// lc4_core
module lc4_core
   (input  wire        clk,
    input  wire        rst,
    output wire [15:0] o_cur_pc,
    input  wire [15:0] i_cur_insn,
    output wire [15:0] o_dmem_addr,
    input  wire [15:0] i_cur_dmem_data,
    output wire        o_dmem_we,
    output wire [15:0] o_dmem_towrite,
    output wire [1:0]  test_stall,
    output wire [15:0] test_cur_pc,
    output wire [15:0] test_cur_insn,
    output wire        test_regfile_we,
    output wire [2:0]  test_regfile_wsel,
    output wire [15:0] test_regfile_data,
    output wire        test_nzp_we,
    output wire [2:0]  test_nzp_new_bits,
    output wire        test_dmem_we,
    output wire [15:0] test_dmem_addr,
    output wire [15:0] test_dmem_data
    );
   wire [7:0] led_unused;
   lc4_processor proc (.clk(clk), .rst(rst), .gwe(1'b1),
                       .o_cur_pc(o_cur_pc), .i_cur_insn(i_cur_insn),
                       .o_dmem_addr(o_dmem_addr), .i_cur_dmem_data(i_cur_dmem_data),
                       .o_dmem_we(o_dmem_we), .o_dmem_towrite(o_dmem_towrite),
                       .test_stall(test_stall), .test_cur_pc(test_cur_pc),
                       .test_cur_insn(test_cur_insn), .test_regfile_we(test_regfile_we),
                       .test_regfile_wsel(test_regfile_wsel), .test_regfile_data(test_regfile_data),
                       .test_nzp_we(test_nzp_we), .test_nzp_new_bits(test_nzp_new_bits),
                       .test_dmem_we(test_dmem_we), .test_dmem_addr(test_dmem_addr),
  ...
For scale: about 6,400 cells after synthesis, roughly 520 flip-flops.
make LEC_CHECK=0 ABC_AREA=1 CAP_MARGIN=20 CELL_PAD_IN_SITES_DETAIL_PLACEMENT=1 CELL_PAD_IN_SITES_GLOBAL_PLACEMENT=3 CORE_MARGIN=8 CORE_UTILIZATION=72 CTS_CLUSTER_DIAMETER=57 GPL_ROUTABILITY_DRIVEN=0 GPL_TIMING_DRIVEN=0 HOLD_SLACK_MARGIN=0.06 MIN_ROUTING_LAYER=met2 SETUP_SLACK_MARGIN=5.0 SLEW_MARGIN=20 TNS_END_PERCENT=90 finish   # period 57.2 ns
run.sh (not shown) runs the stock make flow with config.mk's settings and CLKGATE_MAP_FILE=.
The first run ended with an error in global placement without I/O.
Rerun with:
ABC_AREA = unset   (was 1)
CELL_PAD_IN_SITES_DETAIL_PLACEMENT = unset   (was 1)
CELL_PAD_IN_SITES_GLOBAL_PLACEMENT = unset   (was 3)
CORE_MARGIN = 2   (was 8)
CORE_UTILIZATION = 68   (was 72)
CTS_CLUSTER_DIAMETER = unset   (was 57)
CTS_CLUSTER_SIZE = 35   (was unset)
GPL_ROUTABILITY_DRIVEN = unset   (was 0)
GPL_TIMING_DRIVEN = unset   (was 0)
HOLD_SLACK_MARGIN = unset   (was 0.06)
MIN_ROUTING_LAYER = unset   (was met2)
TNS_END_PERCENT = unset   (was 90)
clock period = 36.8 ns   (was 57.2 ns; I/O delays follow)
Effect: With this change the flow ended with an error in global routing. Area after synthesis went up by 8.0%. Die area went up by 3.8%. Synthesized cell count went down by 2.2%.

Setup of zinc:
lc4_core again, from the RTL that the note above started with.
make LEC_CHECK=0 ABC_AREA=1 CAP_MARGIN=20 CELL_PAD_IN_SITES_DETAIL_PLACEMENT=1 CELL_PAD_IN_SITES_GLOBAL_PLACEMENT=3 CORE_MARGIN=8 CORE_UTILIZATION=45 CTS_CLUSTER_DIAMETER=195 GPL_ROUTABILITY_DRIVEN=0 GPL_TIMING_DRIVEN=0 HOLD_SLACK_MARGIN=0.14 MAX_ROUTING_LAYER=met4 MIN_ROUTING_LAYER=met2 PLACE_DENSITY=0.38 SETUP_SLACK_MARGIN=5.0 SLEW_MARGIN=20 TNS_END_PERCENT=90 finish   # period 57.2 ns
Status(zinc) = ERROR, stage = 3_1_place_gp_skip_io
What nickel does differently from zinc at the input level:
Settings: clearing ABC_AREA, which used to be 1; swapping 8 for 4 in CORE_MARGIN; swapping 45 for 72 in CORE_UTILIZATION; clearing MAX_ROUTING_LAYER, which used to be met4; swapping 0.14 for 0.06 in HOLD_SLACK_MARGIN; clearing PLACE_DENSITY, which used to be 0.38; swapping 195 for 57 in CTS_CLUSTER_DIAMETER; swapping 90 for 20 in TNS_END_PERCENT.
==> results <==
nickel vs zinc: mapped cell area up by a little under 10%. And-or/or-and share of the synthesized area delta for nickel relative to zinc: 3.7 points higher. Comparing nickel and zinc, the lower sequential area share after synthesis is on nickel. FAIL for each of nickel and zinc. Per the comparison of nickel with zinc, initial cell density of the core up 28 points; average footprint of a synthesized cell up 10%. Area share of fa/ha/maj cells after synthesis ended up 1.2 points lower on nickel than on zinc. Die height of nickel falls short of that of zinc by more than 10%.

lc4_core again, from the RTL that the note above started with.
export LEC_CHECK = 0
export CAP_MARGIN = 20
export CORE_MARGIN = 2
export CORE_UTILIZATION = 27
export CTS_CLUSTER_DIAMETER = 23
export CTS_CLUSTER_SIZE = 11
export GPL_ROUTABILITY_DRIVEN = 0
export GPL_TIMING_DRIVEN = 1
export PLACE_DENSITY = 0.54
export SLEW_MARGIN = 20
create_clock -name core_clock -period 56.4 [get_ports {clk}]
The starting point finished with timing, DRC and antenna clean.
==> next run, changes <==
ABC_AREA = 1   (was not set)
CORE_UTILIZATION = 58   (was 27)
CTS_CLUSTER_DIAMETER = 253   (was 23)
CTS_CLUSTER_SIZE = not set   (was 11)
GPL_ROUTABILITY_DRIVEN = not set   (was 0)
GPL_TIMING_DRIVEN = not set   (was 1)
PLACE_DENSITY = not set   (was 0.54)
clock period = 21.7 ns   (was 56.4 ns; I/O delays follow)
=> This time the run completed and failed the layout checks on setup timing. Flip-flop count stays the same. Core utilization climbs by 47 points. Non-clock buffer count increases by 1013. Final area came out higher by 6.3%. Via count is higher by 6.7%.
==> next run, changes <==
ABC_AREA = not set   (was 1)
CTS_CLUSTER_DIAMETER = not set   (was 253)
SETUP_SLACK_MARGIN = 5.0   (was not set)
clock period = 31.8 ns   (was 21.7 ns; I/O delays follow)
After rerunning: The changed run completed, yet does not pass: setup timing. Sequential share of layout area went down by 1.5 points. Wire length went up by 24%. Cell count went up by 1.3%. Sequential cell count is unchanged. Clock skew went up by 0.0086 ns.

fjord:
Starting RTL as in the previous note.
make LEC_CHECK=0 ABC_AREA=1 CAP_MARGIN=20 CORE_MARGIN=2 CORE_UTILIZATION=68 CTS_CLUSTER_SIZE=42 GPL_ROUTABILITY_DRIVEN=1 GPL_TIMING_DRIVEN=1 MAX_ROUTING_LAYER=met4 PLACE_DENSITY=0.6 SLEW_MARGIN=20 TNS_END_PERCENT=5 finish   # period 31.4 ns
As the logs show, fjord stopped at global routing after a tool error, so it never reached the end of the flow.
Setup changes, fjord to lagoon
# fjord
export LEC_CHECK = 0
export ABC_AREA = 1
export CAP_MARGIN = 20
export CORE_MARGIN = 2
export CORE_UTILIZATION = 68
export CTS_CLUSTER_SIZE = 42
export GPL_ROUTABILITY_DRIVEN = 1
export GPL_TIMING_DRIVEN = 1
export MAX_ROUTING_LAYER = met4
export PLACE_DENSITY = 0.6
export SLEW_MARGIN = 20
export TNS_END_PERCENT = 5
create_clock -name core_clock -period 31.4 [get_ports {clk}]
# lagoon
export LEC_CHECK = 0
export ABC_AREA = 1
export CAP_MARGIN = 20
export CORE_MARGIN = 2
export CORE_UTILIZATION = 64
export CTS_CLUSTER_SIZE = 98
export GPL_ROUTABILITY_DRIVEN = 1
export GPL_TIMING_DRIVEN = 1
export MAX_ROUTING_LAYER = met4
export PLACE_DENSITY = 0.47
export SLEW_MARGIN = 20
export TNS_END_PERCENT = 5
create_clock -name core_clock -period 31.4 [get_ports {clk}]
## What came out
The flow ran to completion for all of fjord and lagoon but fjord, which stopped partway. Ran to the end and failed final checks on setup timing: lagoon. fjord failed in global routing with GRT-0232. Diff fjord -> lagoon: yosys synthesis chip area saw little to no change; total clock buffers created by CTS saw a decrease; post-CTS repair timing setup buffer count saw a decrease; starting utilization of the core area saw a decrease. Re site row count: lagoon is 3 up on fjord. From fjord to lagoon, count of mapped cells out of synthesis did not move at all. Changes observed in lagoon relative to fjord: post-synth tally of flip-flops with integrated enable about even; HPWL reported at the end of detailed placement increased by about 6% relative to the old numbers. Summary of lagoon over fjord: H-tree level count was more or less identical, instance count after placement with tap cells included higher.
Input-level comparison between tundra and lagoon:
# lagoon
export LEC_CHECK = 0
export ABC_AREA = 1
export CAP_MARGIN = 20
export CORE_MARGIN = 2
export CORE_UTILIZATION = 64
export CTS_CLUSTER_SIZE = 98
export GPL_ROUTABILITY_DRIVEN = 1
export GPL_TIMING_DRIVEN = 1
export MAX_ROUTING_LAYER = met4
export PLACE_DENSITY = 0.47
export SLEW_MARGIN = 20
export TNS_END_PERCENT = 5
create_clock -name core_clock -period 31.4 [get_ports {clk}]
# tundra
export LEC_CHECK = 0
export CAP_MARGIN = 20
export CORE_MARGIN = 2
export CORE_UTILIZATION = 66
export MAX_ROUTING_LAYER = met4
export SLEW_MARGIN = 20
export TNS_END_PERCENT = 5
create_clock -name core_clock -period 26.9 [get_ports {clk}]
Results
- For tundra, the flow was terminated by a tool error in global routing and produced no final design.
- Taking lagoon as the reference, in tundra placed wire-length estimate increased 19%, mean area per synthesized cell increased 10%.
- Going from lagoon to tundra, area of the core grew by a few percent.
Inputs modified between tundra and willow:
# tundra
export LEC_CHECK = 0
export CAP_MARGIN = 20
export CORE_MARGIN = 2
export CORE_UTILIZATION = 66
export MAX_ROUTING_LAYER = met4
export SLEW_MARGIN = 20
export TNS_END_PERCENT = 5
create_clock -name core_clock -period 26.9 [get_ports {clk}]
# willow
export LEC_CHECK = 0
export ABC_AREA = 1
export CAP_MARGIN = 20
export CORE_MARGIN = 2
export CORE_UTILIZATION = 58
export CTS_CLUSTER_DIAMETER = 253
export SLEW_MARGIN = 20
create_clock -name core_clock -period 24.7 [get_ports {clk}]
Notes after the runs:
- willow had finished all stages when the layout checks came back failing, citing setup timing.
- willow vs. tundra: total clock buffers created by CTS +about 16%; post-synth area from yosys stat shrank by about 7%; die span in y rose by about 2.6%.
- Taking tundra as the reference, in willow area fraction in and, or, nand and nor cells lost 0.68 points; chip footprint picked up an extra 5.3%; gate count of the mapped netlist picked up an extra 142; synthesized-area fraction occupied by xor and xnor cells lost 0.97 points.
- Taking willow over tundra, the global placement routability congestion ratio works out to 0.929.
- Per the comparison of willow with tundra, count of cells resized by post-cts repair +190; share of synthesized cell area in full adder, half adder and majority cells climbed 1.2 points.

## build 87
Starting RTL as in the previous note.
Settings: LEC_CHECK=0, CAP_MARGIN=20, CELL_PAD_IN_SITES_DETAIL_PLACEMENT=2, CORE_MARGIN=2, CORE_UTILIZATION=23, CTS_CLUSTER_DIAMETER=315, GPL_ROUTABILITY_DRIVEN=0, PLACE_DENSITY_LB_ADDON=0.29, SETUP_SLACK_MARGIN=-2.0, SLEW_MARGIN=20; clock period 66.8 ns.
The following lists how build 77 was set up differently from build 87:
Settings: clearing SETUP_SLACK_MARGIN, which used to be -2.0; clearing PLACE_DENSITY_LB_ADDON, which used to be 0.29; clearing CTS_CLUSTER_DIAMETER, which used to be 315; clearing GPL_ROUTABILITY_DRIVEN, which used to be 0; clearing CELL_PAD_IN_SITES_DETAIL_PLACEMENT, which used to be 2; swapping 23 for 58 in CORE_UTILIZATION; swapping 66.8 for 21.7 in the clock period (ns, I/O delays scaled along).
==> results <==
The remaining runs in build 87 and build 77 completed every stage, whereas build 77 halted early.
Build 77 terminated abnormally: 5_1_grt reported ODB-0269.
Diff build 87..build 77 | chip area in the Yosys report | unchanged
The effective utilization at floorplan in build 77 sits 35 points above the value recorded for build 87.
Comparing build 77 against build 87, there is no change at all in adder and majority cell fraction of the synthesized area.
The following lists how build 19 was set up differently from build 77:
Settings: swapping 58 for 40 in CORE_UTILIZATION; swapping 21.7 for 40.0 in the clock period (ns, I/O delays scaled along).
## What came out
- Build 19 was carried through to the last stage, and its layout satisfied the timing, design-rule and antenna checks.
- Re mux cell area share after synthesis: no difference whatsoever between build 77 and build 19.
- There was hardly any difference in count of flip-flops with a built-in enable after synthesis between build 19 and build 77.
- Relative to build 77, post-cts repair resize count decreased by 439 in build 19.
- Max number of placement rows across build 19 and build 77: build 19
- The run showing the greater detailed-placement wirelength estimate is build 77.
- The lower number of cells after detailed placement of build 19 and build 77 is in build 19.
- Synthesis-stage register bit count: build 19 vs build 77 identical
- Summary — number of buffers created by CTS, build 19 relative to build 77: higher, by 6.
- NOTE final weighted congestion in routability-driven placement build 77->build 19 decreased by a little under 10%
### build 19 -> build 86
Settings: a change of CORE_UTILIZATION from 40 to 58; an added SETUP_SLACK_MARGIN of 4.94; a change of the clock period (ns, I/O delays scaled along) from 40.0 to 31.9.
==> results <==
Every stage of the flow completed for build 19, and the final layout passed the timing, design-rule and antenna checks. Build 86 finished all stages; however, its layout fails the closing checks, the failures being setup timing. Relative to build 19, the ratio of final minimum period to clock period of build 86 is higher by 11 points. Total inserted antenna cells delta for build 86 relative to build 19: 25 higher. On register area, build 86 and build 19 are basically level. Cmp build 86 vs build 19: count of fill cells added during filler insertion lower in build 86. Build 86 vs. build 19: routed length on met1 decreased by about 5% relative to the old numbers, number of antenna violations at the first check in global routing up 16.

the previous run:
lc4_core again, from the RTL that the note above started with.
clock: 24.8 ns
lec_check: 0
abc_area: 1
cap_margin: 20
core_margin: 2
core_utilization: 72
cts_cluster_diameter: 196
cts_cluster_size: 98
place_density: 0.4
setup_slack_margin: 4.03
slew_margin: 20
tns_end_percent: 10
FAIL the previous run @ global routing: tool exited with error
--- input diff the previous run..the current run ---
# the previous run
export LEC_CHECK = 0
export ABC_AREA = 1
export CAP_MARGIN = 20
export CORE_MARGIN = 2
export CORE_UTILIZATION = 72
export CTS_CLUSTER_DIAMETER = 196
export CTS_CLUSTER_SIZE = 98
export PLACE_DENSITY = 0.4
export SETUP_SLACK_MARGIN = 4.03
export SLEW_MARGIN = 20
export TNS_END_PERCENT = 10
create_clock -name core_clock -period 24.8 [get_ports {clk}]
# the current run
export LEC_CHECK = 0
export CAP_MARGIN = 20
export CORE_MARGIN = 2
export CORE_UTILIZATION = 65
export SLEW_MARGIN = 20
export TNS_END_PERCENT = 5
create_clock -name core_clock -period 26.9 [get_ports {clk}]
### Flow results
- In the flow results for the previous run and the current run, the sequential-to-total area share from yosys stat is larger on the previous run.
- Side by side, level count of the clock H-tree turned out higher in the current run than in the previous run.
- Summary of the current run over the previous run: average footprint of a synthesized cell increased by 10% relative to the old numbers, floorplan die height went up, fraction of synthesized cell area in xor and xnor cells picked up an extra 0.97 points.
- The current run did not finish: a tool error stopped it during global routing.

Setup of run A:
lc4_core again, from the RTL that the note above started with.
==> flow/config.mk <==
export PLATFORM = sky130hd
export DESIGN_NAME = lc4_core
export DESIGN_NICKNAME = lc4_core
export VERILOG_FILES = /design/flow/design.v
export SDC_FILE = /design/flow/constraint.sdc
export NUM_CORES = 4
export LEC_CHECK = 0
export ABC_AREA = 1
export CAP_MARGIN = 20
export CORE_MARGIN = 2
export CORE_UTILIZATION = 70
export CTS_CLUSTER_SIZE = 98
export GPL_ROUTABILITY_DRIVEN = 1
export GPL_TIMING_DRIVEN = 1
export MAX_ROUTING_LAYER = met4
export PLACE_DENSITY = 0.35
export SETUP_SLACK_MARGIN = 5.0
export SLEW_MARGIN = 20
==> flow/constraint.sdc <==
create_clock -name core_clock -period 31.1 [get_ports {clk}]
set_input_delay 6.2200 -clock core_clock [delete_from_list [all_inputs] [get_ports {clk}]]
set_output_delay 6.2200 -clock core_clock [all_outputs]
set_load 0.01 [all_outputs]
For run A, the flow was terminated by a tool error in global routing (5_1_grt) and produced no final design.
Setup changes, run A to run B
# run A
export LEC_CHECK = 0
export ABC_AREA = 1
export CAP_MARGIN = 20
export CORE_MARGIN = 2
export CORE_UTILIZATION = 70
export CTS_CLUSTER_SIZE = 98
export GPL_ROUTABILITY_DRIVEN = 1
export GPL_TIMING_DRIVEN = 1
export MAX_ROUTING_LAYER = met4
export PLACE_DENSITY = 0.35
export SETUP_SLACK_MARGIN = 5.0
export SLEW_MARGIN = 20
create_clock -name core_clock -period 31.1 [get_ports {clk}]
# run B
export LEC_CHECK = 0
export ABC_AREA = 1
export CAP_MARGIN = 20
export CORE_MARGIN = 2
export CORE_UTILIZATION = 57
export CTS_CLUSTER_SIZE = 98
export GPL_ROUTABILITY_DRIVEN = 1
export GPL_TIMING_DRIVEN = 1
export PLACE_DENSITY = 0.54
export SETUP_SLACK_MARGIN = 5.0
export SLEW_MARGIN = 20
export TNS_END_PERCENT = 5
create_clock -name core_clock -period 34.6 [get_ports {clk}]
### Flow results
Across run A and run B, a clean result was obtained everywhere but in run A. Flow for run A halted at global routing (5_1_grt), error code GRT-0116. The run showing the greater overall die height is run B. Diff run B..run A | hold buffer count at cts | unchanged. Relative to run A, HPWL after detailed placement increased by about 6% in run B. Going from run A to run B, number of instances resized during post-cts repair grows by 20%. In run B relative to run A, buffer count from post-CTS setup fixing had gone down by more than 10%. Placeable core area grows by more than 10% when moving from run A to run B. Comparing run A against run B, there is no change at all in synthesis-stage register bit count. Run A → run B: synthesized cell count flat, core utilization at floorplan down 13 points. Run B vs. run A: die boundary width went up by 27 um; clock buffer count from CTS went up by 8.0%.
### run B -> run C
# run B
export LEC_CHECK = 0
export ABC_AREA = 1
export CAP_MARGIN = 20
export CORE_MARGIN = 2
export CORE_UTILIZATION = 57
export CTS_CLUSTER_SIZE = 98
export GPL_ROUTABILITY_DRIVEN = 1
export GPL_TIMING_DRIVEN = 1
export PLACE_DENSITY = 0.54
export SETUP_SLACK_MARGIN = 5.0
export SLEW_MARGIN = 20
export TNS_END_PERCENT = 5
create_clock -name core_clock -period 34.6 [get_ports {clk}]
# run C
export LEC_CHECK = 0
export ABC_AREA = 1
export CAP_MARGIN = 20
export CORE_MARGIN = 2
export CORE_UTILIZATION = 57
export CTS_CLUSTER_SIZE = 98
export GPL_ROUTABILITY_DRIVEN = 1
export GPL_TIMING_DRIVEN = 1
export HOLD_SLACK_MARGIN = 0.28
export PLACE_DENSITY = 0.47
export SETUP_SLACK_MARGIN = -0.98
export SLEW_MARGIN = 20
create_clock -name core_clock -period 21.7 [get_ports {clk}]
### Flow results
When run C is set beside run B, its post-DP HPWL turns out to be about 7% larger. Relative to run B, the length in cells of the worst reg-to-reg path measured on run C has increased by a few percent. The minimum period implied by the final worst setup slack in run C sits 0.23 ns above the value recorded for run B. Compared with run B, in run C cell area went up; minimum setup slack in the final design went down; insertion delay at the late pin of the worst-skew pair did not really move; routed wire length went up. Sequential share of layout area, run B and run C, higher one = run B. Run B vs run C, cell with the biggest individual delay on the critical path: sky130_fd_sc_hd__dfxtp_4 vs sky130_fd_sc_hd__a211oi_1. Run B and run C: one clean run, run B; the rest did not finish clean. In run C the implementation completed, yet the final layout does not meet the checks, the culprit being setup timing. Run C vs run B, instance area at placement went up by about 15%. Sort run B and run C by non-clock buffer count, descending, and run C comes first.
